== the baseline ==
Design FM_demodulator, start of the top module:
module FM_demodulator
          (
           clk,
           reset,
           clk_enable,
           inp_I,
           inp_Q,
           out_fm
          );
  input   clk;
  input   reset;
  input   clk_enable;
  input   signed [38:0] inp_I;   
  input   signed [38:0] inp_Q;   
  output  [12:0] out_fm;   
  wire enb;
  reg signed [38:0] Delay1_out1;   
  reg signed [38:0] Delay2_out1;   
  reg signed [38:0] Delay4_out1;   
  wire signed [31:0] Sum4_sub_cast;   
  wire signed [31:0] Sum4_sub_cast_1;   
  wire signed [31:0] Sum4_sub_temp;   
  wire signed [29:0] Sum4_out1;   
  wire signed [68:0] Product_mul_temp;   
  wire signed [32:0] Product_out1;   
  reg signed [38:0] Delay3_out1;   
  wire signed [30:0] Sum3_sub_cast;   
  wire signed [30:0] Sum3_sub_cast_1;   
  wire signed [30:0] Sum3_sub_temp;   
  wire signed [28:0] Sum3_out1;   
  wire signed [67:0] Product2_mul_temp;   
  wire signed [32:0] Product2_out1;   
  wire signed [31:0] Sum5_sub_cast;   
  wire signed [31:0] Sum5_sub_cast_1;   
  wire signed [31:0] Sum5_sub_temp;   
  wire [12:0] OUTPUT_rsvd;   
  reg [12:0] OUTPUT_rsvdreg;
  assign enb = clk_enable;
  always @(posedge clk or posedge reset)
    begin : Delay1_process
      if (reset == 1'b1) begin
        Delay1_out1 <= 39'sh0000000000;
      end
      else begin
        if (enb) begin
          Delay1_out1 <= inp_I;
        end
      end
    end
  always @(posedge clk or posedge reset)
    begin : Delay2_process
      if (reset == 1'b1) begin
        Delay2_out1 <= 39'sh0000000000;
      end
      else begin
        if (enb) begin
          Delay2_out1 <= inp_Q;
        end
      end
    end
  always @(posedge clk or posedge reset)
    begin : Delay4_process
      if (reset == 1'b1) begin
        Delay4_out1 <= 39'sh0000000000;
      end
      else begin
        if (enb) begin
          Delay4_out1 <= Delay2_out1;
        end
      end
    end
  assign Sum4_sub_cast = inp_Q[38:7];
  assign Sum4_sub_cast_1 = Delay4_out1[38:7];
  ...
Size in the first run: about 9,300 cells after synthesis, about 150 flip-flops.
make LEC_CHECK=0 CAP_MARGIN=20 CELL_PAD_IN_SITES_DETAIL_PLACEMENT=1 CELL_PAD_IN_SITES_GLOBAL_PLACEMENT=3 CORE_MARGIN=2 CORE_UTILIZATION=22 CTS_CLUSTER_DIAMETER=284 GPL_ROUTABILITY_DRIVEN=0 GPL_TIMING_DRIVEN=1 HOLD_SLACK_MARGIN=0.18 MAX_ROUTING_LAYER=met5 MIN_ROUTING_LAYER=met2 PLACE_DENSITY_LB_ADDON=0.13 SETUP_SLACK_MARGIN=0.84 SLEW_MARGIN=10 finish   # period 25.0 ns
run.sh (not shown) runs the stock make flow with config.mk's settings and CLKGATE_MAP_FILE=.
--- input diff the baseline..the candidate ---
diff --git a/flow/config.mk b/flow/config.mk
--- a/flow/config.mk
+++ b/flow/config.mk
@@ -9 +8,0 @@
-export CELL_PAD_IN_SITES_DETAIL_PLACEMENT = 1
@@ -12,2 +11 @@
-export CORE_UTILIZATION = 22
-export CTS_CLUSTER_DIAMETER = 284
+export CORE_UTILIZATION = 40
@@ -15 +13 @@
-export GPL_TIMING_DRIVEN = 1
+export GPL_TIMING_DRIVEN = 0
@@ -18 +15,0 @@
-export MIN_ROUTING_LAYER = met2
@@ -20 +17 @@
-export SETUP_SLACK_MARGIN = 0.84
+export SETUP_SLACK_MARGIN = 2.01
Findings:
- Both conditions hold for the candidate: the flow ran to the end and the final layout passed the timing, DRC and antenna checks.
- The baseline did not stop at any stage, and its layout met the timing, DRC and antenna checks.
- Looking at highest net fanout along the worst path across the baseline and the candidate, the one that comes out lower is the candidate.
- Looking at final setup slack of the worst path, the candidate sits 0.23 ns lower than the baseline does.
- | starting density of the core | higher: the candidate |
- Against the baseline, the candidate comes in about 10% lower on first-pass GRT wire length.
- Delta (the candidate minus the baseline): die boundary width saw a decrease; initial DRC count shrank by 36%.
